==> flow/design.v <==
module  MUX2x1_ASYNC #  ( parameter  WIDTH = 16 )
  (
  input    wire signed [WIDTH-1:0]           Input_One   ,
  input    wire signed [WIDTH-1:0]           Input_Two   ,
  input    wire                              Selection   ,
  output   wire        [WIDTH-1:0]           Output_Mux 
  );
assign  Output_Mux  = (Selection) ? Input_One:Input_Two;
endmodule
module  Register_File # ( parameter WIDTH = 16            , 
                                    DEPTH = 8             
                                    )
  (
    input     wire    signed    [WIDTH-1:0]   Input_Re    ,
    input     wire    signed    [WIDTH-1:0]   Input_Im    ,
    input     wire                            clk         ,
    input     wire                            rst         ,
    input     wire                            Enable      ,
    output    wire    signed    [WIDTH-1:0]   Output_Re   ,
    output    wire    signed    [WIDTH-1:0]   Output_Im     
  );
  reg signed  [WIDTH-1:0] reg_re [DEPTH-1:0];
  reg signed  [WIDTH-1:0] reg_im [DEPTH-1:0];
integer I;
assign Output_Re = reg_re [DEPTH-1];
assign Output_Im = reg_im [DEPTH-1];
  always @  ( posedge  clk  or  negedge rst )
  begin
    if(~rst)
      begin
        for (  I = 0  ;  I <  DEPTH ; I = I+1 )
        begin
          reg_re[I] <=  'b0 ;
          reg_im[I] <=  'b0 ;
        end
      end
    else
      begin
        if(Enable)
          begin
            reg_re[0] <=  Input_Re ;
            reg_im[0] <=  Input_Im ;
            for(  I = 1 ; I < DEPTH ; I = I+1  )
            begin
             reg_re[I] <=  reg_re[I-1];
             reg_im[I] <=  reg_im[I-1];
            end
          end
        else
          begin
             for (  I = 0  ;  I <  DEPTH ; I = I+1 )
              begin
                reg_re[I] <=  'b0 ;
                reg_im[I] <=  'b0 ;
             end
          end
      end
  end
endmodule
module Swap # ( parameter WIDTH = 16  )
  (
  input   wire    signed  [ WIDTH-1  : 0 ]    Input_Re        ,
  input   wire    signed  [ WIDTH-1  : 0 ]    Input_Im        ,
  input   wire                                Control_signal  ,
  output  wire    signed  [ WIDTH-1  : 0 ]    Output_Re       ,
  output  wire    signed  [ WIDTH-1  : 0 ]    Output_Im       
  );
  wire    signed  [ WIDTH-1  : 0 ]    input_re_complement       ;  
  wire    signed  [ WIDTH-1  : 0 ]    input_im_complement       ;  
assign input_re_complement  =    Input_Im ;
assign input_im_complement  =    (~Input_Re )+1'b1;
MUX2x1_ASYNC #(.WIDTH(WIDTH)) U5_MUX_Re
(
.Input_One  (input_re_complement)               ,
.Input_Two  (Input_Re)    ,
.Selection  (Control_signal)         ,
.Output_Mux (Output_Re)
);
MUX2x1_ASYNC #(.WIDTH(WIDTH)) U6_MUX_Im
(
.Input_One  (input_im_complement)               ,
.Input_Two  (Input_Im)    ,
.Selection  (Control_signal)         ,
.Output_Mux (Output_Im)
);
endmodule
module Butterfly #    ( parameter         WIDTH    = 16 ,
                                          DEPTH    = 8  
                                          )
  (
  input   wire    signed    [WIDTH-1:0]   Input_Re      ,
  input   wire    signed    [WIDTH-1:0]   Input_Im      ,
  input   wire                            clk           ,
  input   wire                            rst           ,
  input   wire                            ctrl_signal   ,
  input   wire                            cordic_valid  ,
  output  wire    signed    [WIDTH-1:-0]  Output_Re     ,
  output  wire    signed    [WIDTH-1:0]   Output_Im
  );
  wire  signed [WIDTH-1:0]    reg_re_out      ;
  wire  signed [WIDTH-1:0]    reg_im_out      ;
  wire  signed [WIDTH-1:0]    mux_out_one     ; 
  wire  signed [WIDTH-1:0]    mux_out_two     ; 
  wire  signed [WIDTH-1:0]    mux_one_in      ; 
  wire  signed [WIDTH-1:0]    mux_two_in      ; 
  wire  signed [WIDTH-1:0]    mux_three_in    ; 
  wire  signed [WIDTH-1:0]    mux_four_in     ; 
  assign mux_two_in   =  reg_re_out - Input_Re  ;
  assign mux_one_in   =  reg_im_out - Input_Im  ;
  assign mux_three_in =  Input_Im + reg_im_out;
  assign mux_four_in  =  Input_Re + reg_re_out;
  Register_File #(.WIDTH(16),.DEPTH(DEPTH)) U1_REGFILE
(
.Input_Re   (mux_out_two)   ,
.Input_Im   (mux_out_one)   , 
.clk        (clk)           ,
.rst        (rst)           ,
.Output_Re  (reg_re_out)    ,
.Enable     (cordic_valid)  ,
.Output_Im  (reg_im_out)   
);
MUX2x1_ASYNC #(.WIDTH(WIDTH)) U1_MUX 
(
.Input_One  (mux_one_in)      ,
.Input_Two  (Input_Im)        ,
.Selection  (ctrl_signal)     ,
.Output_Mux (mux_out_one)
);
MUX2x1_ASYNC #(.WIDTH(WIDTH)) U2_MUX 
(
.Input_One  (mux_two_in)      ,
.Input_Two  (Input_Re)        ,
.Selection  (ctrl_signal)     ,
.Output_Mux (mux_out_two)
);
MUX2x1_ASYNC #(.WIDTH(WIDTH)) U3_MUX 
(
.Input_One  (mux_three_in)    ,
.Input_Two  (reg_im_out)      ,
.Selection  (ctrl_signal)     ,
.Output_Mux (Output_Im)
);
MUX2x1_ASYNC #(.WIDTH(WIDTH)) U4_MUX 
(
.Input_One  (mux_four_in)    ,
.Input_Two  (reg_re_out)     ,
.Selection  (ctrl_signal)    ,
.Output_Mux (Output_Re)
);  
endmodule
module multiplier #(parameter WIDTH       =16        ,
                              FIXED_POINT =11
                              )
(
  input   wire signed   [WIDTH-1:0]     In_One_Re    ,
  input   wire signed   [WIDTH-1:0]     In_One_Im    ,
  input   wire signed   [WIDTH-1:0]     In_Two_Re    ,
  input   wire signed   [WIDTH-1:0]     In_Two_Im    ,
  input   wire                          clk          ,
  input   wire                          rst          ,
  input   wire                          Enable       ,
  output  reg  signed   [WIDTH-1:0]     Out_Re       ,
  output  reg  signed   [WIDTH-1:0]     Out_Im
  );
  wire  signed [WIDTH-1:0]      subtractor_one;  
  wire  signed [WIDTH-1:0]      subtractor_two;  
  wire  signed [WIDTH-1:0]      add_one       ;  
  wire  signed [(2*WIDTH)-1:0]  multi_one     ;  
  wire  signed [(2*WIDTH)-1:0]  multi_two     ;  
  wire  signed [(2*WIDTH)-1:0]  multi_three   ;  
  wire  signed [2*WIDTH:0]      add_re        ;  
  wire  signed [2*WIDTH:0]      add_im        ;  
assign subtractor_one   =   In_One_Re-In_One_Im;
assign subtractor_two   =   In_Two_Re-In_Two_Im;
assign add_one          =   In_One_Re+In_One_Im;
assign multi_one     =   In_Two_Re  * subtractor_one;
assign multi_two     =   In_One_Im  * subtractor_two;
assign multi_three   =   In_Two_Im  * add_one       ;
assign add_re       =    multi_one   + multi_two      ;
assign add_im       =    multi_three + multi_two      ;
always @ (*)
begin
     if(Enable)
       begin
        Out_Re = add_re[WIDTH+FIXED_POINT-1:FIXED_POINT] ;
        Out_Im = add_im[WIDTH+FIXED_POINT-1:FIXED_POINT] ;
       end
     else
      begin
        Out_Re  =  'b0;
        Out_Im  =  'b0;  
      end
end
endmodule
module  exponential # ( parameter   WIDTH=16 )
  (
  input   wire            Multiplier_Enable   ,
  input   wire            clk                 ,
  input   wire            rst                 ,
  output  reg             mux_selection       ,
  output  reg [WIDTH-1:0] br                  ,
  output  reg [WIDTH-1:0] bi                  
  );
  reg [3:0] counter;
  localparam       [WIDTH-1:0]        w2R = 'b0000010110101000 ,
								                      W2I = 'b1111101001011000 ,
								                     	W4R = 'b0000000000000000 ,
								                     	W4I = 'b1111100000000000 ,
								                     	W6R = 'b1111101001011000 ,
								                     	W6I = 'b1111101001011000 ,
								                     	W1R = 'b0000011101100100 ,
								                     	W1I = 'b1111110011110000 ,
								                     	W3R = 'b0000001100010000 ,
								                     	W3I = 'b1111100010011100 ,
								                     	W9R = 'b1111100010011100 ,
								                     	W9I = 'b0000001100010000 ;
always  @ ( posedge clk or  negedge rst)
begin
   if(!rst)
    begin
      counter <=  'b0;
    end
   else
    begin
      if(Multiplier_Enable)
         begin
          counter <= counter +1'b1;
        end
     else
        begin
         counter <=counter;
        end
    end
end
always @(*)
begin
	if(counter =='d5 || counter == 'd10)
	begin
		br = w2R;
		bi = W2I;
		mux_selection = 'b1;
	end
	else if(counter =='d6)
	begin
		br = W4R;
		bi = W4I;
		mux_selection = 'b1;
	end
	else if (counter =='d7 || counter == 'd14)
	begin
		br = W6R;
		bi = W6I;
		mux_selection = 'b1;
	end
	else if (counter =='d9 )
	begin
		br = W1R;
		bi = W1I;
		mux_selection = 'b1;
	end
	else if (counter =='d11 || counter == 'd13)
	begin
		br = W3R;
		bi = W3I;
		mux_selection = 'b1;
	end
	else if (counter =='d15 )
	begin
		br = W9R;
		bi = W9I;
		mux_selection = 'b1;
	end
	else
	begin
		br = 'b1;
		bi = 'b1;
		mux_selection = 'b0;
	end
end
endmodule
module Control_Unit # ( parameter   WIDTH     = 16  ,
                                    STAGES    = 6   
                                    )
  (
  input   wire                clk                 ,   
  input   wire                rst                 ,
  input   wire                Cordic_Valid        ,
  output  reg                 Multiplier_Enable   ,
  output  reg                 FFT_Valid           ,
  output  wire   [STAGES-1:0] Control_Signal_Out
  );
  reg   [4:0] counter ; 
  wire     c1,c2,c3,c4,c5,c6;
  assign Control_Signal_Out = {c6,c5,c4,c3,c2,c1} ;
  always @(posedge clk or negedge rst)
begin
    if(!rst)
    begin
        FFT_Valid <= 'b0;
        Multiplier_Enable <= 'b0;
    end
    else
    begin
        if(counter == 'd14)
          begin
            FFT_Valid <= 'b1;
          end
        else
          begin
            FFT_Valid <=FFT_Valid;  
          end
        if(counter == 'd11)
        begin
            Multiplier_Enable <= 'b1;
        end
    end
end
always  @ ( posedge clk or  negedge rst)
begin
  if(!rst)
   begin
     counter  <=  'b0;
   end  
  else
    begin
      if(Cordic_Valid)
        begin
          counter <= counter  + 'b1;   
        end
      else
        begin
          counter <=  counter ;
        end
    end
end
assign c6 = counter[0]                                    ;
assign c5= counter[0] &(!counter[1])                      ;
assign c4 = counter[1]                                    ;
assign c3 = counter[2]                                    ;
assign c2 = (~counter[3]&counter[2])                        ; 
assign c1 = counter[3]                                    ;      
endmodule
module FFT_TOB  # ( parameter   DEPTH_BUTTER_ONE    = 8    ,
                                DEPTH_BUTTER_TWO    = 4    ,
                                DEPTH_BUTTER_THREE  = 2    ,
                                DEPTH_BTTER_FOUR    = 1    ,  
                                WIDTH               = 16   ,
                                STAGES              = 6    ,
                                FIXED_POINT         = 11   )
( 
input     wire    signed      [WIDTH-1:0]     Input_re          ,
input     wire    signed      [WIDTH-1:0]     Input_Im          ,
input     wire                                cordic_Valid      ,
input     wire                                clk               ,
input     wire                                rst               ,
output    wire    signed      [WIDTH-1:0]     Output_FFT_Re     ,
output    wire    signed      [WIDTH-1:0]     Output_FFT_Im     ,
output    wire                                Data_Valid    
);
wire   [STAGES-1:0]   control_output        ;
wire                  multiplier_enable     ;
wire                  mux_selection         ;
wire     [WIDTH-1:0]  output_re_stage_one   ;
wire     [WIDTH-1:0]  output_im_stage_one   ;
wire     [WIDTH-1:0]  output_re_stage_two   ;
wire     [WIDTH-1:0]  output_im_stage_two   ;
wire     [WIDTH-1:0]  output_re_stage_three ;
wire     [WIDTH-1:0]  output_im_stage_three ;
wire     [WIDTH-1:0]  output_re_swap_one    ;
wire     [WIDTH-1:0]  output_im_swap_one    ;
wire     [WIDTH-1:0]  output_re_swap_two    ;
wire     [WIDTH-1:0]  output_im_swap_two    ;
wire     [WIDTH-1:0]  output_re_twiddle     ;
wire     [WIDTH-1:0]  output_im_twiddle     ;
wire     [WIDTH-1:0]  output_re_multiplier  ;
wire     [WIDTH-1:0]  output_im_multiplier  ;
wire     [WIDTH-1:0]  output_re_mux         ;
wire     [WIDTH-1:0]  output_im_mux         ;
Control_Unit #(.WIDTH(WIDTH),.STAGES(STAGES)) U1_Control
(
.clk                 (clk)                  ,   
.rst                 (rst)                  ,
.Cordic_Valid        (cordic_Valid)         ,
.Multiplier_Enable   (multiplier_enable)    ,
.FFT_Valid           (Data_Valid)           ,
.Control_Signal_Out  (control_output)
);
Butterfly #(.WIDTH(WIDTH),.DEPTH(DEPTH_BUTTER_ONE)) U1_Butterfly
(
.Input_Re      (Input_re)                   ,
.Input_Im      (Input_Im)                   ,
.clk           (clk)                        ,
.rst           (rst)                        ,
.ctrl_signal   (control_output[0])          ,
.cordic_valid  (cordic_Valid)               ,
.Output_Re     (output_re_stage_one)        ,
.Output_Im     (output_im_stage_one)
);
Swap #(.WIDTH(WIDTH)) U1_Swap
(
.Input_Re         (output_re_stage_one)    ,
.Input_Im         (output_im_stage_one)    ,
.Control_signal   (control_output[1])      ,
.Output_Re        (output_re_swap_one)     ,
.Output_Im        (output_im_swap_one)
);
Butterfly #(.WIDTH(WIDTH),.DEPTH(DEPTH_BUTTER_TWO)) U2_Butterfly
(
.Input_Re      (output_re_swap_one)        ,
.Input_Im      (output_im_swap_one)        ,
.clk           (clk)                       ,
.rst           (rst)                       ,
.ctrl_signal   (control_output[2])         ,
.cordic_valid  (cordic_Valid)              ,
.Output_Re     (output_re_stage_two)       , 
.Output_Im     (output_im_stage_two)
);
exponential #(.WIDTH(WIDTH)) U1_Exponential
(
.Multiplier_Enable   (multiplier_enable)                   ,
.clk                 (clk)                ,
.rst                 (rst)                ,
.mux_selection       (mux_selection)      ,
.br                  (output_re_twiddle)  ,
.bi                  (output_im_twiddle) 
);
multiplier #(.WIDTH(WIDTH),.FIXED_POINT(FIXED_POINT)) U1_Multiplier
(
.In_One_Re   (output_re_stage_two)        ,
.In_One_Im   (output_im_stage_two)        ,
.In_Two_Re   (output_re_twiddle)          ,
.In_Two_Im   (output_im_twiddle)          ,
.clk         (clk)                        ,
.rst         (rst)                        ,
.Enable      (multiplier_enable)          ,
.Out_Re      (output_re_multiplier)       ,
.Out_Im      (output_im_multiplier)
);
MUX2x1_ASYNC #(.WIDTH(WIDTH))  U1_Mux_Re_Multiplier
(
.Input_One  (output_re_multiplier)        ,    
.Input_Two  (output_re_stage_two)         ,
.Selection  (mux_selection)               ,
.Output_Mux (output_re_mux)
);
MUX2x1_ASYNC #(.WIDTH(WIDTH))  U1_Mux_Im_Multiplier
(
.Input_One  (output_im_multiplier)        ,
.Input_Two  (output_im_stage_two)         ,
.Selection  (mux_selection)               ,
.Output_Mux (output_im_mux)
);
Butterfly #(.WIDTH(WIDTH),.DEPTH(DEPTH_BUTTER_THREE)) U3_Butterfly
(
.Input_Re      (output_re_mux)            ,
.Input_Im      (output_im_mux)            ,
.clk           (clk)                      ,
.rst           (rst)                      ,
.ctrl_signal   (control_output[3])        ,
.cordic_valid  (cordic_Valid)             ,
.Output_Re     (output_re_stage_three)    ,
.Output_Im     (output_im_stage_three)
 );
Swap #(.WIDTH(WIDTH)) U2_Swap
(
.Input_Re         (output_re_stage_three) ,
.Input_Im         (output_im_stage_three) ,
.Control_signal   (control_output[4])     ,
.Output_Re        (output_re_swap_two)    ,
.Output_Im        (output_im_swap_two)
);
Butterfly #(.WIDTH(WIDTH),.DEPTH(DEPTH_BTTER_FOUR)) U4_Butterfly
(
.Input_Re      (output_re_swap_two)     ,  
.Input_Im      (output_im_swap_two)     ,
.clk           (clk)                    ,
.rst           (rst)                    ,
.ctrl_signal   (control_output[5])      ,
.cordic_valid  (cordic_Valid)           ,
.Output_Re     (Output_FFT_Re)          ,
.Output_Im     (Output_FFT_Im)
);
endmodule
==> flow/run.sh <==
#!/bin/bash
# the make line also repeats each setting of config.mk as NAME=value (left out here)
make -C /OpenROAD-flow-scripts/flow DESIGN_CONFIG=/design/flow/config.mk WORK_HOME=/design/flow/orfs CLKGATE_MAP_FILE= finish
==> flow/config.mk <==
export PLATFORM = sky130hd
export DESIGN_NAME = FFT_TOB
export DESIGN_NICKNAME = FFT_TOB
export VERILOG_FILES = /design/flow/design.v
export SDC_FILE = /design/flow/constraint.sdc
export NUM_CORES = 4
export LEC_CHECK = 0
export ABC_AREA = 1
export CAP_MARGIN = 20
export CORE_MARGIN = 2
export CORE_UTILIZATION = 65
export SLEW_MARGIN = 20
==> flow/constraint.sdc <==
create_clock -name core_clock -period 21.9 [get_ports {clk}]
set_input_delay 4.3800 -clock core_clock [delete_from_list [all_inputs] [get_ports {clk}]]
set_output_delay 4.3800 -clock core_clock [all_outputs]
set_load 0.01 [all_outputs]
==> flow_summary.toml, run 1 <==
# implementation run metrics
[route]
viasPerCell = 5.44
met3_wirelength_um = 13000
routed_wire_length_per_instance_um = 18.7
postRouteAntennaNets = 0
routed-via-count = 49000
drt_first_pass_iters = 6
top_signal_layer_used = "met5"
drc_errors = 0
starting_drc_count_in_detailed_routing = 3921
wl_met1_um = 64300
routed-wl-met2_um = 80500
routed_wirelength_um = 168000

[final_timing]
period_minus_slack_ps = 23950
fin_ws_ps = -2050
worst-slew-pin-transition_ps = 1150
fmax_ghz = 0.0417
drv_slew = 0
worst_slew_margin_rel_pct = 23.5
finalSetupViolations = 29
finalClockPeriodUsage_pct = 109
timing_hold_violations_final = 0
clock_skew_ps = 43.9
finalSetupTns_ps = -32930
rsz0062_at_grt = "yes"

[global_route]
grt_pass1_vias = 50300
leftover_overflow_at_the_end_of_global_routing = 0
initial_antenna_violation_count = 1
pin_count_of_the_biggest_net_entering_global_routing = 175
grtUsageTotal_pct = 39.0
grt_first_pass_wirelength_um = 261000

[worst_setup_path]
critPathMostFrequentCell = "fa_1"
crit_type = "primary input to primary output"
critical_path.startpoint_type = "primary input"
reg2reg_setup_slack_ps = 5540
r2r_end = "U4_Butterfly.U1_REGFILE.reg_im[0][15]"
cp-endpoint = "Output_FFT_Im[15]"
timing.critical_path.arrival_ps = 19570
worst_setup_path_startpoint = "Input_re[1]"
worst_ep_required_time_ps = 17520
setup.worst_path.end_class = "primary output"
worstPathBufferInverterCount = 22
crit_path_max_incr_delay_ps = 550
worst_path_dominant_cell_family = "adder cells"
number_of_cells_on_the_worst_reg_to_reg_path = 89
worst-path-stages = 88
path_max_fanout = 5
regToRegStartpoint = "U1_Exponential.counter[0]"
critical-path-slowest-cell = "fa_1"

[synth]
synth.cell_area_um2 = 54400
post_synth_inst_count = 6833
logic_family = "adder cells"
mux_frac_synth_pct = 0.0184
yosys-stat-area_um2 = 54400
ys_sh_xor_pct = 3.47
netlist.area_leader.share_pct = 22.7
async_reset_ff_share_pct = 100
post_synth_aoi_oai_area_pct = 9.38
yosysSeqAreaShare_pct = 22.6
synth-edff-count = 0
post_synth_num_cell_types = 59
ys_top_cells_by_count = "inv_1 (1,678), nand2_1 (1,275), fa_1 (615), nor2_1 (579), ha_1 (543)"
synth.yosys.num_cells = 6833
synthesis.nets = 8026
yosys-top-cells-area = "fa_1 (23%), dfrtp_1 (23%), ha_1 (13%)"
ys.flops = 491
synthFlopType = "dfrtp_1"
netlist.top_cell.by_instances = "inv_1"
synthDominantAreaCellType = "fa_1"
synth.cellmix.simpleShare_pct = 16.2
yosys_warnings = 15
synth_adder_area_share_pct = 35.2
synth_area_per_cell_um2 = 7.95

[clock_tree]
cts.hold.buffers_added = 0
cts-buffers-inserted = 52
ctsRootBufferMaster = "clkbuf_16"
cts_tree = "yes"
ctsLongestPathBuffers = 3
numClockSinks = 491
clock_insertion_delay_worst_skew_ps = 670
worst_setup_hold_path_clk_slew_ps = 70
h-tree-depth = 2

[floorplanning]
die_area_um2 = 85900
io_pins = 68
fp.dieH_um = 293
std_cell_core_area_um2 = 83200
die_width_um = 293
fp_util_pct = 65.4
row_count = 106

[cells_and_area]
synthToLayoutAreaGrowth_pct = 26.6
final-instance-count-excl-fill = 9019
layout.filler_cells = 5200
finalNetCount = 9087

[place]
place_hpwl_um = 129000
placement.io_buffers = 67
gp_congestion = 1.05
dpl.cell_count = 8812

[run]
tally_of_max_capacitance_violations = 0
warning_count = 180

[hold_path]
min_from = "U2_Butterfly.U1_REGFILE.reg_im[0][3]"
worstHoldPathType = "register to register"
hold_end = "U2_Butterfly.U1_REGFILE.reg_im[1][3]"
hold_path_depth = 2

[outcome]
failed_layout_checks = "negative setup slack"
run_status = "failed layout checks"
==> area by class of cell <==
cell class / count / area, µm² / area share (%)
Multi-Input combinational cell: 4452 / 37600 / 54.6
Sequential cell: 491 / 12300 / 17.9
Timing Repair Buffer: 1183 / 9270 / 13.5
Inverter: 1714 / 6480 / 9.41
Clock buffer: 69 / 1490 / 2.16
Tap cell: 1080 / 1350 / 1.96
Clock inverter: 28 / 352 / 0.511
Antenna cell: 2 / 5.00 / 0.00727
==> repair_timing <==
item                                    CTS  global route
resized                                 292           326
endpoints found under the setup margin   30            32
cloned                                    0             0
setup buffers                            51            62
endpoints found under the hold margin     0             0
pin swaps                               133           220
==> per-layer routing <==
metal	vias to the layer above	track usage, %
li1	22700	-
met3	547	6.25
met4	2	20.3
met1	23800	49.2
met2	2074	65.0
met5	-	0
==> through the flow <==
stage	hold slack (ps)	instance area [µm²]	utilization (%)	setup WS [ps]
after floorplan	413	55000	-	-472
after global placement	414	64000	77.0	-3240
after detailed placement	418	64000	77.0	-3450
after CTS	398	67200	80.9	-1810
after global routing	417	68800	82.7	-2810
final	413	68800	82.7	-2050
==> run 2: changes to the inputs <==
ABC_AREA = default   (was 1)
SETUP_SLACK_MARGIN = 3.42   (was default)
TNS_END_PERCENT = 5   (was default)
clock period = 19.1 ns   (was 21.9 ns; I/O delays follow)
==> flow_summary.toml, run 2 <==
# implementation run metrics
[outcome]
run_status = "failed layout checks"
failed_layout_checks = "negative setup slack"

[cells_and_area]
synthToLayoutAreaGrowth_pct = 27.7
finalNetCount = 8103

[synth]
synth_area_per_cell_um2 = 9.25
yosys_warnings = 15
netlist.top_cell.by_instances = "inv_1"
post_synth_aoi_oai_area_pct = 10.8
synth.yosys.num_cells = 5829
ys_top_cells_by_count = "inv_1 (978), fa_1 (615), nor2_1 (590), ha_1 (543), dfrtp_1 (491)"
synthDominantAreaCellType = "fa_1"
synth.cell_area_um2 = 53900
synthFlopType = "dfrtp_1"
synth.cellmix.simpleShare_pct = 14.6
netlist.area_leader.share_pct = 22.8
synth_adder_area_share_pct = 35.4
yosysSeqAreaShare_pct = 22.8
ys_sh_xor_pct = 6.00
post_synth_num_cell_types = 109
post_synth_inst_count = 5829
ys.flops = 491
yosys-top-cells-area = "fa_1 (23%), dfrtp_1 (23%), ha_1 (13%)"
synth-edff-count = 0
yosys-stat-area_um2 = 53900
async_reset_ff_share_pct = 100
logic_family = "adder cells"
synthesis.nets = 7022
mux_frac_synth_pct = 1.97

[worst_setup_path]
critical-path-slowest-cell = "fa_1"
crit_path_max_incr_delay_ps = 570
worst_path_dominant_cell_family = "adder cells"
worstPathBufferInverterCount = 16
path_max_fanout = 5
worst_setup_path_startpoint = "Input_Im[3]"
r2r_end = "U4_Butterfly.U1_REGFILE.reg_im[0][15]"
critPathMostFrequentCell = "fa_1"
worst-path-stages = 76
timing.critical_path.arrival_ps = 19640
reg2reg_setup_slack_ps = 1980
number_of_cells_on_the_worst_reg_to_reg_path = 86
cp-endpoint = "Output_FFT_Im[15]"
critical_path.startpoint_type = "primary input"
worst_ep_required_time_ps = 15280
setup.worst_path.end_class = "primary output"
regToRegStartpoint = "U1_Butterfly.U1_REGFILE.reg_im[7][0]"
crit_type = "primary input to primary output"

[global_route]
grt_first_pass_wirelength_um = 264000
pin_count_of_the_biggest_net_entering_global_routing = 144
leftover_overflow_at_the_end_of_global_routing = 0
grtUsageTotal_pct = 40.0
initial_antenna_violation_count = 5
grt_pass1_vias = 48700

[hold_path]
hold_path_depth = 1
worstHoldPathType = "register to register"
min_from = "U2_Butterfly.U1_REGFILE.reg_im[0][13]"
hold_end = "U2_Butterfly.U1_REGFILE.reg_im[1][13]"

[route]
routed-via-count = 45800
routed_wire_length_per_instance_um = 21.4
drc_errors = 0
routed_wirelength_um = 172000
viasPerCell = 5.70
postRouteAntennaNets = 0
drt_first_pass_iters = 6
starting_drc_count_in_detailed_routing = 3212

[final_timing]
finalSetupTns_ps = -99050
fmax_ghz = 0.0426
worst_slew_margin_rel_pct = 33.8
period_minus_slack_ps = 23460
finalClockPeriodUsage_pct = 123
rsz0062_at_grt = "yes"
fin_worst_hold_slack_ps = 437
drv_slew = 0
fin_ws_ps = -4360
worst-slew-pin-transition_ps = 965
timing_hold_violations_final = 0
clock_skew_ps = 41.2
finalSetupViolations = 37

[place]
place_hpwl_um = 128000
gp_congestion = 1.01
dpl_worst_slack_ps = -5830
placement.io_buffers = 67

[floorplanning]
std_cell_core_area_um2 = 82100
fp_util_pct = 65.7
die_width_um = 292
die_area_um2 = 85300
row_count = 105
fp.dieH_um = 292
io_pins = 68

[clock_tree]
numClockSinks = 491
worst_setup_hold_path_clk_slew_ps = 100
ctsRootBufferMaster = "clkbuf_16"
h-tree-depth = 2
cts_tree = "yes"
clock_insertion_delay_worst_skew_ps = 650
ctsLongestPathBuffers = 3
cts-buffers-inserted = 53

[run]
warning_count = 177
tally_of_max_capacitance_violations = 0
run 2: through the flow:
step                std cells  area, µm²  util, %
floorplan                5829      54600        -
global placement         7823      63800     77.7
detailed placement       7823      63800     77.7
CTS                      7997      67800     82.6
global route             8027      68900     83.9
finish                   8027      68900     83.9
run 2: cell type report:
cell class	instances	area [µm²]
multi-input combinational	4134	40000
clock buffer	65	1460
inverter	992	3760
sequential	491	12300
timing repair buffer	1238	9570
tap	1070	1340
antenna	2	5.00
fill	4781	13200
clock inverter	35	444
run 2: timing repair:
action	CTS	global route
hold buffers	0	0
setup buffers	74	28
pin swaps	202	102
endpoints found under the setup margin	92	90
resized	435	160
run 2: per-layer routing:
metal / wire [µm] / GRT usage, % / share of wire (%) / up-vias
li1: - / - / - / 20500
met1: 64000 / 48.3 / 37 / 22600
met2: 83300 / 67.8 / 48 / 1902
met3: 11000 / 5.85 / 6.4 / 702
met4: 13600 / 25.0 / 7.9 / 2
met5: 14 / 0 / 0.0081 / -
==> run 3: changes to the inputs <==
ABC_AREA = 1   (was default)
CORE_UTILIZATION = 72   (was 65)
CTS_CLUSTER_DIAMETER = 249   (was default)
HOLD_SLACK_MARGIN = 0.3   (was default)
SETUP_SLACK_MARGIN = default   (was 3.42)
TNS_END_PERCENT = default   (was 5)
clock period = 22.8 ns   (was 19.1 ns; I/O delays follow)
==> flow_summary.toml, run 3 <==
# yosys + openroad results
[floorplanning]
io_pins = 68
fp.dieH_um = 279
row_count = 100
die_width_um = 279
std_cell_core_area_um2 = 74600
die_area_um2 = 77700
fp_util_pct = 72.9

[outcome]
firstError = "[ERROR GRT-0232] Routing congestion too high. Check the congestion heatmap in the GUI."
last-stage-reached = "global routing (5_1_grt)"
run_status = "aborted with a tool error"

[synth]
post_synth_num_cell_types = 59
logic_family = "adder cells"
yosys-stat-area_um2 = 54400
async_reset_ff_share_pct = 100
ys.flops = 491
yosys-top-cells-area = "fa_1 (23%), dfrtp_1 (23%), ha_1 (13%)"
mux_frac_synth_pct = 0.0184
ys_sh_xor_pct = 3.47
yosys_warnings = 15
yosysSeqAreaShare_pct = 22.6
synth_area_per_cell_um2 = 7.95
synth.yosys.num_cells = 6833
synth.cellmix.simpleShare_pct = 16.2
synthFlopType = "dfrtp_1"
synth.cell_area_um2 = 54400
post_synth_inst_count = 6833
synth_adder_area_share_pct = 35.2
post_synth_aoi_oai_area_pct = 9.38
netlist.area_leader.share_pct = 22.7
synthesis.nets = 8026
ys_top_cells_by_count = "inv_1 (1,678), nand2_1 (1,275), fa_1 (615), nor2_1 (579), ha_1 (543)"
synthDominantAreaCellType = "fa_1"
synth-edff-count = 0
netlist.top_cell.by_instances = "inv_1"

[place]
place_hpwl_um = 133000
placement.io_buffers = 67
placement.cell_area_um2 = 62900
gp_congestion = 1.05
dpl_worst_slack_ps = -2680

[clock_tree]
ctsLongestPathBuffers = 3
cts-buffers-inserted = 52
cts.hold.buffers_added = 0
h-tree-depth = 2
numClockSinks = 491
ctsRootBufferMaster = "clkbuf_16"

[global_route]
grtUsageTotal_pct = 94.7
leftover_overflow_at_the_end_of_global_routing = 2973
run 3: layer usage:
layer	global-route usage (%)	GRT overflow
met5	55.2	14
met4	106	925
met3	81.0	68
met2	110	1918
met1	88.6	48
run 3: through the flow:
stage	std cells	util, %
3_5_place_dp	8619	84.4
4_1_cts	8854	90.4
3_3_place_gp	8619	84.4
2_1_floorplan	6833	-
run 3: timing repair:
action | 4_1_cts
setup endpoints to repair | 32
endpoints found under the hold margin | 0
pin swaps | 228
gates resized | 523
setup buffers | 141
==> run 4: changes to the inputs <==
CAP_MARGIN = 25   (was 20)
CELL_PAD_IN_SITES_GLOBAL_PLACEMENT = 2   (was default)
CORE_UTILIZATION = 40   (was 72)
CTS_CLUSTER_DIAMETER = 394   (was 249)
CTS_CLUSTER_SIZE = 24   (was default)
HOLD_SLACK_MARGIN = default   (was 0.3)
SETUP_SLACK_MARGIN = 5.0   (was default)
clock period = 27.0 ns   (was 22.8 ns; I/O delays follow)
==> flow_summary.toml, run 4 <==
# implementation run metrics
[outcome]
run_status = "complete, no violations"

[synth]
async_reset_ff_share_pct = 100
synthFlopType = "dfrtp_1"
post_synth_aoi_oai_area_pct = 9.38
ys_top_cells_by_count = "inv_1 (1,678), nand2_1 (1,275), fa_1 (615), nor2_1 (579), ha_1 (543)"
yosys_warnings = 15
logic_family = "adder cells"
synthDominantAreaCellType = "fa_1"
yosys-top-cells-area = "fa_1 (23%), dfrtp_1 (23%), ha_1 (13%)"
yosys-stat-area_um2 = 54400
synth_area_per_cell_um2 = 7.95
synth.cellmix.simpleShare_pct = 16.2
netlist.top_cell.by_instances = "inv_1"
mux_frac_synth_pct = 0.0184
ys_sh_xor_pct = 3.47
synth.cell_area_um2 = 54400
synth.yosys.num_cells = 6833
post_synth_num_cell_types = 59
synthesis.nets = 8026
netlist.area_leader.share_pct = 22.7
synth_adder_area_share_pct = 35.2
post_synth_inst_count = 6833
yosysSeqAreaShare_pct = 22.6
synth-edff-count = 0
ys.flops = 491

[worst_setup_path]
r2r_end = "U4_Butterfly.U1_REGFILE.reg_im[0][15]"
worst-path-stages = 83
cp-endpoint = "Output_FFT_Im[14]"
setup.worst_path.end_class = "primary output"
worst_setup_path_startpoint = "Input_re[0]"
timing.critical_path.arrival_ps = 20350
critPathMostFrequentCell = "fa_1"
crit_path_max_incr_delay_ps = 530
reg2reg_setup_slack_ps = 10030
worst_ep_required_time_ps = 21600
worstPathBufferInverterCount = 22
number_of_cells_on_the_worst_reg_to_reg_path = 85
critical-path-slowest-cell = "fa_1"
path_max_fanout = 4
regToRegStartpoint = "U1_Exponential.counter[0]"
crit_type = "primary input to primary output"
critical_path.startpoint_type = "primary input"
worst_path_dominant_cell_family = "adder cells"

[run]
tally_of_max_capacitance_violations = 0
warning_count = 179

[cells_and_area]
synthToLayoutAreaGrowth_pct = 20.8
layout.core_utilization_pct = 48.6
finalInstanceArea_um2 = 65700
final-instance-count-excl-fill = 9158
finalNetCount = 8567

[place]
place_hpwl_um = 139000
placement.io_buffers = 67
gp_congestion = 0.887
placement.cell_area_um2 = 61100
dpl.cell_count = 8989

[global_route]
grtUsageTotal_pct = 24.8
pin_count_of_the_biggest_net_entering_global_routing = 147
initial_antenna_violation_count = 2
grt_first_pass_wirelength_um = 267000
leftover_overflow_at_the_end_of_global_routing = 0
grt_pass1_vias = 45500

[floorplanning]
row_count = 135
die_area_um2 = 139000
io_pins = 68
fp.dieH_um = 373
die_width_um = 373
std_cell_core_area_um2 = 135000
fp_util_pct = 40.2

[hold_path]
hold_end = "U3_Butterfly.U1_REGFILE.reg_re[1][7]"
hold_path_depth = 2
worstHoldPathType = "register to register"
min_from = "U3_Butterfly.U1_REGFILE.reg_re[0][7]"

[route]
routed_wirelength_um = 172000
postRouteAntennaNets = 0
viasPerCell = 4.80
drc_errors = 0
starting_drc_count_in_detailed_routing = 2348
routed-via-count = 44000
drt_first_pass_iters = 5
routed_wire_length_per_instance_um = 18.8

[final_timing]
worst_slew_margin_rel_pct = 26.3
drv_slew = 0
finalClockPeriodUsage_pct = 95.4
finalSetupViolations = 0
finalSetupTns_ps = 0
rsz0062_at_grt = "yes"
timing_hold_violations_final = 0
period_minus_slack_ps = 25750
fmax_ghz = 0.0388
worst-slew-pin-transition_ps = 1110
clock_skew_ps = 65.3

[clock_tree]
worst_setup_hold_path_clk_slew_ps = 110
cts.hold.buffers_added = 0
clock_insertion_delay_worst_skew_ps = 670
cts_tree = "yes"
h-tree-depth = 1
ctsRootBufferMaster = "clkbuf_16"
numClockSinks = 491
ctsLongestPathBuffers = 3
cts-buffers-inserted = 24
## run 4: cell type report
type,count,area (µm²)
multi-input cells,4452,38400
fillers,13600,69500
clock buffers,26,608
repair buffers,691,5580
inverters,1714,6490
clock inverters,2,32.5
flip-flops and latches,491,12300
diodes,1,2.50
well taps,1781,2230
## run 4: what timing repair did
item                                    4_1_cts  5_1_grt
cloned                                        0        0
buffers inserted                             70       68
resized                                     321      406
endpoints found under the setup margin       32       32
pin swaps                                   175      287
## run 4: routing by layer
metal | track usage [%] | vias to the layer above | share of wire [%]
met5 | 0 | - | 0
met4 | 4.62 | 0 | 2.2
met3 | 1.91 | 135 | 3.0
met2 | 43.0 | 583 | 49
met1 | 34.1 | 21700 | 46
li1 | - | 21600 | -
## run 4: metrics by stage
stage | worst slack, ps | hold WS (ps)
2_1_floorplan | 2590 | 413
3_3_place_gp | -601 | 414
3_5_place_dp | -628 | 418
4_1_cts | 1100 | 383
5_1_grt | 553 | 408
6_report | 1250 | 384
==> run 5: changes to the inputs <==
ABC_AREA = 0   (was 1)
CAP_MARGIN = 20   (was 25)
CELL_PAD_IN_SITES_GLOBAL_PLACEMENT = default   (was 2)
CORE_ASPECT_RATIO = 1.05   (was default)
CORE_UTILIZATION = 72   (was 40)
CTS_CLUSTER_DIAMETER = 31   (was 394)
CTS_CLUSTER_SIZE = 72   (was 24)
GPL_ROUTABILITY_DRIVEN = 1   (was default)
HOLD_SLACK_MARGIN = 0.28   (was default)
MIN_ROUTING_LAYER = met1   (was default)
SETUP_SLACK_MARGIN = -2.0   (was 5.0)
SLEW_MARGIN = 25   (was 20)
TNS_END_PERCENT = 30   (was default)
clock period = 25.7 ns   (was 27.0 ns; I/O delays follow)
==> flow_summary.toml, run 5 <==
# implementation run metrics
[clock_tree]
numClockSinks = 491
cts.hold.buffers_added = 0
worst_setup_hold_path_clk_slew_ps = 50
cts_tree = "yes"
h-tree-depth = 3
clock_insertion_delay_worst_skew_ps = 690
ctsLongestPathBuffers = 3
ctsRootBufferMaster = "clkbuf_16"
cts-buffers-inserted = 79

[final_timing]
finalSetupViolations = 29
rsz0062_at_grt = "yes"
clock_skew_ps = 64.7
fin_ws_ps = -3310
finalClockPeriodUsage_pct = 113
fin_worst_hold_slack_ps = 451
period_minus_slack_ps = 29010
worst_slew_margin_rel_pct = -20.1
timing_hold_violations_final = 0
fmax_ghz = 0.0345
drv_slew = 2
worst-slew-pin-transition_ps = 1790

[hold_path]
hold_path_depth = 1
hold_end = "U2_Butterfly.U1_REGFILE.reg_im[2][3]"
min_from = "U2_Butterfly.U1_REGFILE.reg_im[1][3]"
worstHoldPathType = "register to register"

[route]
drc_errors = 0
postRouteAntennaNets = 0
drt_first_pass_iters = 23
routed_wirelength_um = 210000
viasPerCell = 6.71
routed_wire_length_per_instance_um = 27.9
routed-via-count = 50500
starting_drc_count_in_detailed_routing = 7417

[run]
warning_count = 183
tally_of_max_capacitance_violations = 2

[worst_setup_path]
worst_ep_required_time_ps = 20560
critical_path.startpoint_type = "primary input"
crit_type = "primary input to primary output"
critPathMostFrequentCell = "buf_4"
worst-path-stages = 78
r2r_end = "U4_Butterfly.U1_REGFILE.reg_re[0][15]"
worst_path_dominant_cell_family = "adder cells"
worst_setup_path_startpoint = "Input_re[0]"
timing.critical_path.arrival_ps = 23870
crit_path_max_incr_delay_ps = 740
cp-endpoint = "Output_FFT_Re[13]"
regToRegStartpoint = "U1_Control.counter[3]"
critical-path-slowest-cell = "o21ai_1"
worstPathBufferInverterCount = 21
number_of_cells_on_the_worst_reg_to_reg_path = 81
setup.worst_path.end_class = "primary output"
reg2reg_setup_slack_ps = 6070
path_max_fanout = 4

[synth]
synth_adder_area_share_pct = 35.4
yosysSeqAreaShare_pct = 22.8
ys_top_cells_by_count = "inv_1 (978), fa_1 (615), nor2_1 (590), ha_1 (543), dfrtp_1 (491)"
synth_area_per_cell_um2 = 9.25
yosys_warnings = 15
ys_sh_xor_pct = 6.00
netlist.area_leader.share_pct = 22.8
synth-edff-count = 0
synth.cellmix.simpleShare_pct = 14.6
ys.flops = 491
yosys-stat-area_um2 = 53900
async_reset_ff_share_pct = 100
post_synth_aoi_oai_area_pct = 10.8
synth.cell_area_um2 = 53900
logic_family = "adder cells"
synthDominantAreaCellType = "fa_1"
mux_frac_synth_pct = 1.97
yosys-top-cells-area = "fa_1 (23%), dfrtp_1 (23%), ha_1 (13%)"
netlist.top_cell.by_instances = "inv_1"
synth.yosys.num_cells = 5829
synthesis.nets = 7022
post_synth_num_cell_types = 109
post_synth_inst_count = 5829
synthFlopType = "dfrtp_1"

[place]
dpl.cell_count = 7352
dpl_worst_slack_ps = -1940
place_hpwl_um = 125000
placement.io_buffers = 67
gp_congestion = 1.04

[floorplanning]
fp_util_pct = 73.0
fp.dieH_um = 284
die_area_um2 = 77100
row_count = 102
std_cell_core_area_um2 = 73900
die_width_um = 271
io_pins = 68

[global_route]
leftover_overflow_at_the_end_of_global_routing = 0
grt_pass1_vias = 50700
grtUsageTotal_pct = 47.3
initial_antenna_violation_count = 18
grt_first_pass_wirelength_um = 281000
pin_count_of_the_biggest_net_entering_global_routing = 180

[cells_and_area]
layout.filler_cells = 3282
finalNetCount = 7657
final-instance-count-excl-fill = 7524
layout.core_utilization_pct = 86.9
synthToLayoutAreaGrowth_pct = 19.0

[outcome]
failed_layout_checks = "max-capacitance violations, max-slew violations, negative setup slack"
run_status = "failed layout checks"
run 5: final cells by class:
| type | instances | area [µm²] | area share (%) |
|---|---|---|---|
| antenna | 7 | 17.5 | 0.0273 |
| clock buffer | 90 | 2100 | 3.27 |
| clock inverter | 56 | 676 | 1.05 |
| inverter | 992 | 3730 | 5.81 |
| multi-input combinational | 4134 | 38100 | 59.4 |
| sequential | 491 | 12300 | 19.2 |
| tap | 988 | 1240 | 1.93 |
| timing repair buffer | 766 | 6000 | 9.35 |
run 5: layer usage:
| layer | up-vias | global-route usage (%) | share of wire (%) |
|---|---|---|---|
| li1 | 19700 | - | - |
| met2 | 4770 | 77.3 | 44 |
| met5 | - | 0 | 0.052 |
| met1 | 23900 | 55.3 | 31 |
| met3 | 2096 | 9.16 | 13 |
| met4 | 18 | 36.6 | 12 |
run 5: what timing repair did:
action	4_1_cts	5_1_grt
resized	12	198
buffers inserted	0	27
endpoints found under the setup margin	3	14
pin swaps	1	49
run 5: through the flow:
stage	TNS [ps]	area, µm²
finish	-53800	64200
global route	-64530	64200
CTS	-26150	63000
detailed placement	-22660	60200
global placement	-17040	60200
floorplan	-5.25	53900
==> run 6: changes to the inputs <==
ABC_AREA = 1   (was 0)
CAP_MARGIN = 10   (was 20)
CORE_ASPECT_RATIO = default   (was 1.05)
CTS_CLUSTER_DIAMETER = 329   (was 31)
CTS_CLUSTER_SIZE = 98   (was 72)
GPL_ROUTABILITY_DRIVEN = default   (was 1)
HOLD_SLACK_MARGIN = default   (was 0.28)
MIN_ROUTING_LAYER = default   (was met1)
SETUP_SLACK_MARGIN = -1.54   (was -2.0)
SLEW_MARGIN = 20   (was 25)
TNS_END_PERCENT = default   (was 30)
clock period = 15.4 ns   (was 25.7 ns; I/O delays follow)
==> flow_summary.toml, run 6 <==
# yosys + openroad results
[place]
place_hpwl_um = 144000
dpl_worst_slack_ps = -7290
placement.io_buffers = 67
gp_congestion = 1.06

[floorplanning]
die_width_um = 279
row_count = 100
fp.dieH_um = 279
die_area_um2 = 77700
io_pins = 68
fp_util_pct = 72.9
std_cell_core_area_um2 = 74600

[outcome]
run_status = "aborted with a tool error"
last-stage-reached = "global routing (5_1_grt)"
firstError = "[ERROR GRT-0232] Routing congestion too high. Check the congestion heatmap in the GUI."

[synth]
post_synth_aoi_oai_area_pct = 9.38
synthDominantAreaCellType = "fa_1"
yosys_warnings = 15
yosysSeqAreaShare_pct = 22.6
ys_sh_xor_pct = 3.47
netlist.area_leader.share_pct = 22.7
synth.cell_area_um2 = 54400
synth_adder_area_share_pct = 35.2
async_reset_ff_share_pct = 100
synth-edff-count = 0
post_synth_num_cell_types = 59
ys_top_cells_by_count = "inv_1 (1,678), nand2_1 (1,275), fa_1 (615), nor2_1 (579), ha_1 (543)"
mux_frac_synth_pct = 0.0184
post_synth_inst_count = 6833
netlist.top_cell.by_instances = "inv_1"
yosys-stat-area_um2 = 54400
synth_area_per_cell_um2 = 7.95
synth.yosys.num_cells = 6833
synthFlopType = "dfrtp_1"
logic_family = "adder cells"
yosys-top-cells-area = "fa_1 (23%), dfrtp_1 (23%), ha_1 (13%)"
ys.flops = 491
synth.cellmix.simpleShare_pct = 16.2
synthesis.nets = 8026

[clock_tree]
h-tree-depth = 1
cts-buffers-inserted = 9
ctsRootBufferMaster = "clkbuf_16"
numClockSinks = 491
cts.hold.buffers_added = 0
ctsLongestPathBuffers = 3

[global_route]
grtUsageTotal_pct = 76.7
leftover_overflow_at_the_end_of_global_routing = 357
==> run 6: per-layer routing <==
layer | global-route usage [%] | overflow
met4 | 78.2 | 170
met2 | 95.1 | 177
met5 | 25.5 | 3
met3 | 59.5 | 5
met1 | 76.1 | 2
==> run 6: metrics by stage <==
| step | instances | TNS, ps | cell area [µm²] |
|---|---|---|---|
| 4_1_cts | 8995 | -185650 | 68000 |
| 3_5_place_dp | 8926 | -317610 | 65700 |
| 3_3_place_gp | 8926 | -281870 | 65700 |
| 2_1_floorplan | 6833 | -112710 | 55200 |
==> run 6: timing repair <==
item,in CTS
gates resized,446
buffers inserted,63
setup endpoints to repair,58
pin swaps,226
==> run 7: changes to the inputs <==
ABC_AREA = default   (was 1)
CAP_MARGIN = 20   (was 10)
CELL_PAD_IN_SITES_GLOBAL_PLACEMENT = 2   (was default)
CORE_UTILIZATION = 40   (was 72)
CTS_CLUSTER_DIAMETER = 391   (was 329)
CTS_CLUSTER_SIZE = 14   (was 98)
MAX_ROUTING_LAYER = met4   (was default)
PLACE_DENSITY = 0.93   (was default)
SETUP_SLACK_MARGIN = 5.0   (was -1.54)
TNS_END_PERCENT = 95   (was default)
clock period = 24.2 ns   (was 15.4 ns; I/O delays follow)
==> flow_summary.toml, run 7 <==
# implementation run metrics
[final_timing]
worst_slew_margin_rel_pct = 23.4
drv_slew = 0
fmax_ghz = 0.0399
clock_skew_ps = 41.0
period_minus_slack_ps = 25050
finalClockPeriodUsage_pct = 103
timing_hold_violations_final = 0
worst-slew-pin-transition_ps = 1150
fin_ws_ps = -846
rsz0062_at_grt = "yes"
finalSetupTns_ps = -7490
finalSetupViolations = 14

[worst_setup_path]
crit_type = "primary input to primary output"
worst_ep_required_time_ps = 19360
crit_path_max_incr_delay_ps = 590
critical-path-slowest-cell = "or4_4"
setup.worst_path.end_class = "primary output"
path_max_fanout = 5
reg2reg_setup_slack_ps = 6930
worst_path_dominant_cell_family = "adder cells"
worst-path-stages = 71
worstPathBufferInverterCount = 17
regToRegStartpoint = "U1_Exponential.counter[0]"
timing.critical_path.arrival_ps = 20210
critPathMostFrequentCell = "fa_1"
worst_setup_path_startpoint = "Input_re[0]"
critical_path.startpoint_type = "primary input"
cp-endpoint = "Output_FFT_Im[15]"
number_of_cells_on_the_worst_reg_to_reg_path = 73
r2r_end = "U4_Butterfly.U1_REGFILE.reg_im[0][15]"

[floorplanning]
die_area_um2 = 138000
fp.dieH_um = 371
std_cell_core_area_um2 = 134000
io_pins = 68
row_count = 134
die_width_um = 371
fp_util_pct = 40.4

[place]
dpl_worst_slack_ps = -2290
place_hpwl_um = 125000
dpl.cell_count = 8315
gp_congestion = 0.992
placement.io_buffers = 67

[synth]
synth.cellmix.simpleShare_pct = 14.6
async_reset_ff_share_pct = 100
mux_frac_synth_pct = 1.97
synth_area_per_cell_um2 = 9.25
synthDominantAreaCellType = "fa_1"
post_synth_aoi_oai_area_pct = 10.8
netlist.area_leader.share_pct = 22.8
synth-edff-count = 0
ys.flops = 491
synthesis.nets = 7022
post_synth_inst_count = 5829
yosys_warnings = 15
ys_sh_xor_pct = 6.00
logic_family = "adder cells"
synth.yosys.num_cells = 5829
post_synth_num_cell_types = 109
yosys-stat-area_um2 = 53900
netlist.top_cell.by_instances = "inv_1"
synth_adder_area_share_pct = 35.4
yosysSeqAreaShare_pct = 22.8
ys_top_cells_by_count = "inv_1 (978), fa_1 (615), nor2_1 (590), ha_1 (543), dfrtp_1 (491)"
synthFlopType = "dfrtp_1"
yosys-top-cells-area = "fa_1 (23%), dfrtp_1 (23%), ha_1 (13%)"
synth.cell_area_um2 = 53900

[hold_path]
worstHoldPathType = "register to register"
hold_path_depth = 1
min_from = "U2_Butterfly.U1_REGFILE.reg_im[2][4]"
hold_end = "U2_Butterfly.U1_REGFILE.reg_im[3][4]"

[global_route]
grt_first_pass_wirelength_um = 249000
leftover_overflow_at_the_end_of_global_routing = 0
grt_pass1_vias = 44900
grtUsageTotal_pct = 23.7
initial_antenna_violation_count = 0
pin_count_of_the_biggest_net_entering_global_routing = 144

[cells_and_area]
final-instance-count-excl-fill = 8513
synthToLayoutAreaGrowth_pct = 26.6
layout.filler_cells = 12000
finalNetCount = 7933

[clock_tree]
cts_tree = "yes"
ctsLongestPathBuffers = 3
worst_setup_hold_path_clk_slew_ps = 100
cts-buffers-inserted = 41
h-tree-depth = 2
clock_insertion_delay_worst_skew_ps = 610
ctsRootBufferMaster = "clkbuf_16"
numClockSinks = 491

[route]
number_of_antenna_diodes = 0
starting_drc_count_in_detailed_routing = 2423
drt_first_pass_iters = 5
postRouteAntennaNets = 0
routed_wirelength_um = 158000
drc_errors = 0
viasPerCell = 5.02
routed_wire_length_per_instance_um = 18.5
routed-via-count = 42700

[run]
warning_count = 177
tally_of_max_capacitance_violations = 0

[outcome]
failed_layout_checks = "negative setup slack"
run_status = "failed layout checks"
run 7: cell type report:
| class | count | area, µm² | share of cell area [%] |
|---|---|---|---|
| Inverter | 992 | 3760 | 5.50 |
| Multi-Input combinational cell | 4134 | 40400 | 59.1 |
| Timing Repair Buffer | 1080 | 8550 | 12.5 |
| Tap cell | 1768 | 2210 | 3.24 |
| Clock buffer | 44 | 1040 | 1.52 |
| Clock inverter | 4 | 78.8 | 0.115 |
| Sequential cell | 491 | 12300 | 18.0 |
run 7: metal layers:
metal	global-route usage (%)	up-vias	wire [µm]
met2	39.2	961	76700
met5	-	-	0
met3	2.66	239	7460
met1	30.7	21400	68500
li1	-	20200	-
met4	6.63	0	5040
run 7: timing repair:
action	4_1_cts	5_1_grt
hold endpoints to repair	0	0
gates cloned	0	0
gates resized	414	259
endpoints found under the setup margin	59	53
pin swaps	195	117
hold buffers	0	0
buffers inserted	96	54
run 7: metrics by stage:
step	hold slack (ps)	area [µm²]	util, %
floorplan	434	54900	-
global placement	435	63400	47.5
detailed placement	440	63400	47.5
CTS	428	66800	50.0
global route	459	68300	51.1
finish	440	68300	51.1
==> run 8: changes to the inputs <==
ABC_AREA = 1   (was default)
CELL_PAD_IN_SITES_GLOBAL_PLACEMENT = default   (was 2)
CORE_UTILIZATION = 70   (was 40)
CTS_CLUSTER_DIAMETER = 255   (was 391)
CTS_CLUSTER_SIZE = default   (was 14)
HOLD_SLACK_MARGIN = 0.3   (was default)
MAX_ROUTING_LAYER = default   (was met4)
PLACE_DENSITY = default   (was 0.93)
SETUP_SLACK_MARGIN = 4.17   (was 5.0)
TNS_END_PERCENT = default   (was 95)
clock period = 15.8 ns   (was 24.2 ns; I/O delays follow)
==> flow_summary.toml, run 8 <==
# yosys + openroad results
[place]
dpl.cell_count = 8998
placement.io_buffers = 67
gp_congestion = 1.01
place_hpwl_um = 140000

[floorplanning]
fp.dieH_um = 283
row_count = 102
die_area_um2 = 79900
std_cell_core_area_um2 = 77200
io_pins = 68
die_width_um = 283
fp_util_pct = 70.4

[outcome]
run_status = "aborted with a tool error"
last-stage-reached = "global routing (5_1_grt)"
firstError = "[ERROR GRT-0116] Global routing finished with congestion. Check the congestion regions in the DRC Viewer."

[synth]
yosys-top-cells-area = "fa_1 (23%), dfrtp_1 (23%), ha_1 (13%)"
ys_top_cells_by_count = "inv_1 (1,678), nand2_1 (1,275), fa_1 (615), nor2_1 (579), ha_1 (543)"
netlist.area_leader.share_pct = 22.7
post_synth_inst_count = 6833
ys_sh_xor_pct = 3.47
synthDominantAreaCellType = "fa_1"
netlist.top_cell.by_instances = "inv_1"
yosysSeqAreaShare_pct = 22.6
async_reset_ff_share_pct = 100
synth.yosys.num_cells = 6833
synth-edff-count = 0
synth.cellmix.simpleShare_pct = 16.2
mux_frac_synth_pct = 0.0184
synthFlopType = "dfrtp_1"
yosys-stat-area_um2 = 54400
synth_area_per_cell_um2 = 7.95
post_synth_num_cell_types = 59
ys.flops = 491
synth.cell_area_um2 = 54400
logic_family = "adder cells"
yosys_warnings = 15
synthesis.nets = 8026
post_synth_aoi_oai_area_pct = 9.38
synth_adder_area_share_pct = 35.2

[clock_tree]
ctsLongestPathBuffers = 3
cts-buffers-inserted = 53
ctsRootBufferMaster = "clkbuf_16"
h-tree-depth = 2
numClockSinks = 491

[global_route]
grtUsageTotal_pct = 75.5
leftover_overflow_at_the_end_of_global_routing = 74
run 8: per-stage QoR:
stage | setup WS, ps | instance area, µm² | hold WS [ps]
floorplan | -4130 | 55500 | 413
global placement | -6330 | 66100 | 413
detailed placement | -6810 | 66100 | 418
CTS | -5390 | 71200 | 399
run 8: per-layer routing:
| layer | track usage, % | GRT overflow |
|---|---|---|
| met1 | 75.5 | 1 |
| met2 | 92.0 | 21 |
| met3 | 59.5 | 6 |
| met4 | 76.0 | 46 |
| met5 | 31.2 | 0 |
run 8: what timing repair did:
item | in CTS
setup endpoints to repair | 96
pin swaps | 292
gates resized | 601
hold buffers | 0
buffers inserted | 173
==> run 9: changes to the inputs <==
ABC_AREA = default   (was 1)
CORE_UTILIZATION = 40   (was 70)
CTS_CLUSTER_DIAMETER = default   (was 255)
HOLD_SLACK_MARGIN = default   (was 0.3)
SETUP_SLACK_MARGIN = default   (was 4.17)
clock period = 27.0 ns   (was 15.8 ns; I/O delays follow)
==> flow_summary.toml, run 9 <==
# implementation run metrics
[final_timing]
worst-slew-pin-transition_ps = 1230
rsz0062_at_grt = "yes"
fin_ws_ps = 559
period_minus_slack_ps = 26440
drv_slew = 0
fmax_ghz = 0.0378
clock_skew_ps = 66.0
timing_hold_violations_final = 0
finalSetupViolations = 0
worst_slew_margin_rel_pct = 17.1
finalClockPeriodUsage_pct = 97.9

[floorplanning]
fp_util_pct = 40.4
die_area_um2 = 138000
io_pins = 68
row_count = 134
die_width_um = 371
std_cell_core_area_um2 = 134000
fp.dieH_um = 371

[synth]
ys_sh_xor_pct = 6.00
ys_top_cells_by_count = "inv_1 (978), fa_1 (615), nor2_1 (590), ha_1 (543), dfrtp_1 (491)"
async_reset_ff_share_pct = 100
synth.yosys.num_cells = 5829
mux_frac_synth_pct = 1.97
yosys_warnings = 15
synth-edff-count = 0
yosys-stat-area_um2 = 53900
synthDominantAreaCellType = "fa_1"
synth_area_per_cell_um2 = 9.25
yosysSeqAreaShare_pct = 22.8
post_synth_aoi_oai_area_pct = 10.8
yosys-top-cells-area = "fa_1 (23%), dfrtp_1 (23%), ha_1 (13%)"
synthesis.nets = 7022
post_synth_num_cell_types = 109
synthFlopType = "dfrtp_1"
ys.flops = 491
post_synth_inst_count = 5829
logic_family = "adder cells"
netlist.top_cell.by_instances = "inv_1"
synth.cellmix.simpleShare_pct = 14.6
netlist.area_leader.share_pct = 22.8
synth.cell_area_um2 = 53900
synth_adder_area_share_pct = 35.4

[route]
drt_first_pass_iters = 5
routed_wire_length_per_instance_um = 18.9
drc_errors = 0
postRouteAntennaNets = 0
viasPerCell = 5.02
routed-via-count = 41500
starting_drc_count_in_detailed_routing = 2373
routed_wirelength_um = 156000

[cells_and_area]
layout.core_utilization_pct = 48.6
layout.filler_cells = 12600
synthToLayoutAreaGrowth_pct = 20.5
finalInstanceArea_um2 = 65000
finalNetCount = 7648
final-instance-count-excl-fill = 8269

[hold_path]
worstHoldPathType = "register to register"
hold_end = "U2_Butterfly.U1_REGFILE.reg_re[2][12]"
min_from = "U2_Butterfly.U1_REGFILE.reg_re[1][12]"
hold_path_depth = 1

[global_route]
grt_pass1_vias = 43500
leftover_overflow_at_the_end_of_global_routing = 0
initial_antenna_violation_count = 2
grt_first_pass_wirelength_um = 246000
grtUsageTotal_pct = 22.9
pin_count_of_the_biggest_net_entering_global_routing = 166

[clock_tree]
ctsLongestPathBuffers = 3
cts-buffers-inserted = 55
worst_setup_hold_path_clk_slew_ps = 60
h-tree-depth = 2
ctsRootBufferMaster = "clkbuf_16"
clock_insertion_delay_worst_skew_ps = 680
cts_tree = "yes"
cts.hold.buffers_added = 0
numClockSinks = 491

[worst_setup_path]
worstPathBufferInverterCount = 21
crit_path_max_incr_delay_ps = 560
number_of_cells_on_the_worst_reg_to_reg_path = 72
path_max_fanout = 5
critical_path.startpoint_type = "primary input"
worst_setup_path_startpoint = "Input_re[0]"
worst-path-stages = 70
critPathMostFrequentCell = "fa_1"
timing.critical_path.arrival_ps = 21040
setup.worst_path.end_class = "primary output"
worst_ep_required_time_ps = 21600
critical-path-slowest-cell = "fa_1"
r2r_end = "U4_Butterfly.U1_REGFILE.reg_re[0][15]"
worst_path_dominant_cell_family = "adder cells"
regToRegStartpoint = "U1_Exponential.counter[0]"
reg2reg_setup_slack_ps = 10080
cp-endpoint = "Output_FFT_Re[14]"
crit_type = "primary input to primary output"

[place]
dpl.cell_count = 8122
gp_congestion = 0.971
place_hpwl_um = 124000
placement.cell_area_um2 = 61100
placement.io_buffers = 67
dpl_worst_slack_ps = -1160

[outcome]
run_status = "complete, no violations"

[run]
warning_count = 178
tally_of_max_capacitance_violations = 0
run 9: layer usage:
metal  routed length, µm  up-vias  track usage (%)
met2               75900      839             39.0
met3                7040      226             2.86
met4                5000        2             6.27
li1                    -    19600                -
met5                  13        -                0
met1               68200    20800             30.5
run 9: repair_timing:
action / 4_1_cts / 5_1_grt
gates resized: 115 / 243
endpoints found under the setup margin: 16 / 16
buffers inserted: 17 / 31
cloned: 0 / 0
pin swaps: 34 / 172
run 9: metrics by stage:
| stage | TNS (ps) | hold slack [ps] |
|---|---|---|
| floorplan | 0 | 434 |
| global placement | -6440 | 435 |
| detailed placement | -9010 | 439 |
| CTS | 0 | 409 |
| global route | -389 | 442 |
| finish | 0 | 419 |
run 9: area by class of cell:
cell class                 instances  area (µm²)  share of cell area, %
multi-input combinational       4134       38600                   59.4
sequential                       491       12300                   18.9
clock buffer                      80        1610                   2.48
inverter                         992        3740                   5.76
timing repair buffer             781        6090                   9.37
tap                             1768        2210                   3.40
clock inverter                    22         422                  0.649
antenna                            1        2.50                0.00385
==> run 10: changes to the inputs <==
ABC_AREA = 0   (was default)
CORE_ASPECT_RATIO = 1.05   (was default)
CORE_UTILIZATION = 72   (was 40)
CTS_CLUSTER_DIAMETER = 157   (was default)
CTS_CLUSTER_SIZE = 15   (was default)
GPL_ROUTABILITY_DRIVEN = 1   (was default)
HOLD_SLACK_MARGIN = 0.28   (was default)
MIN_ROUTING_LAYER = met1   (was default)
PLACE_DENSITY_LB_ADDON = 0.0   (was default)
SETUP_SLACK_MARGIN = -1.5   (was default)
SLEW_MARGIN = 25   (was 20)
TNS_END_PERCENT = 30   (was default)
clock period = 15.8 ns   (was 27.0 ns; I/O delays follow)
==> flow_summary.toml, run 10 <==
# yosys + openroad results
[synth]
synthesis.nets = 7022
async_reset_ff_share_pct = 100
synth.yosys.num_cells = 5829
synth.cellmix.simpleShare_pct = 14.6
yosys-stat-area_um2 = 53900
post_synth_num_cell_types = 109
synth.cell_area_um2 = 53900
yosys-top-cells-area = "fa_1 (23%), dfrtp_1 (23%), ha_1 (13%)"
logic_family = "adder cells"
yosys_warnings = 15
synth_area_per_cell_um2 = 9.25
post_synth_aoi_oai_area_pct = 10.8
ys_sh_xor_pct = 6.00
yosysSeqAreaShare_pct = 22.8
netlist.area_leader.share_pct = 22.8
mux_frac_synth_pct = 1.97
post_synth_inst_count = 5829
netlist.top_cell.by_instances = "inv_1"
ys.flops = 491
ys_top_cells_by_count = "inv_1 (978), fa_1 (615), nor2_1 (590), ha_1 (543), dfrtp_1 (491)"
synth_adder_area_share_pct = 35.4
synthDominantAreaCellType = "fa_1"
synth-edff-count = 0
synthFlopType = "dfrtp_1"

[global_route]
leftover_overflow_at_the_end_of_global_routing = 17
grtUsageTotal_pct = 76.6

[floorplanning]
std_cell_core_area_um2 = 73900
die_width_um = 271
row_count = 102
fp_util_pct = 73.0
io_pins = 68
die_area_um2 = 77100
fp.dieH_um = 284

[clock_tree]
ctsLongestPathBuffers = 3
cts-buffers-inserted = 38
ctsRootBufferMaster = "clkbuf_16"
numClockSinks = 491
h-tree-depth = 2

[place]
gp_congestion = 1.10
placement.io_buffers = 67
place_hpwl_um = 137000
dpl_worst_slack_ps = -7360
placement.cell_area_um2 = 64600

[outcome]
firstError = "[ERROR GRT-0232] Routing congestion too high. Check the congestion heatmap in the GUI."
last-stage-reached = "global routing (5_1_grt)"
run_status = "aborted with a tool error"
## run 10: timing repair
item / CTS
hold buffers: 0
setup endpoints to repair: 69
pin swaps: 180
setup buffers: 82
gates resized: 476
## run 10: per-stage QoR
step | hold slack (ps) | instances
after CTS | 435 | 7930
after detailed placement | 440 | 7831
after global placement | 435 | 7831
after floorplan | 434 | 5829
## run 10: routing by layer
layer | GRT overflow | global-route usage, %
met5 | 0 | 37.8
met4 | 9 | 77.4
met3 | 4 | 61.6
met2 | 3 | 93.6
met1 | 1 | 74.7
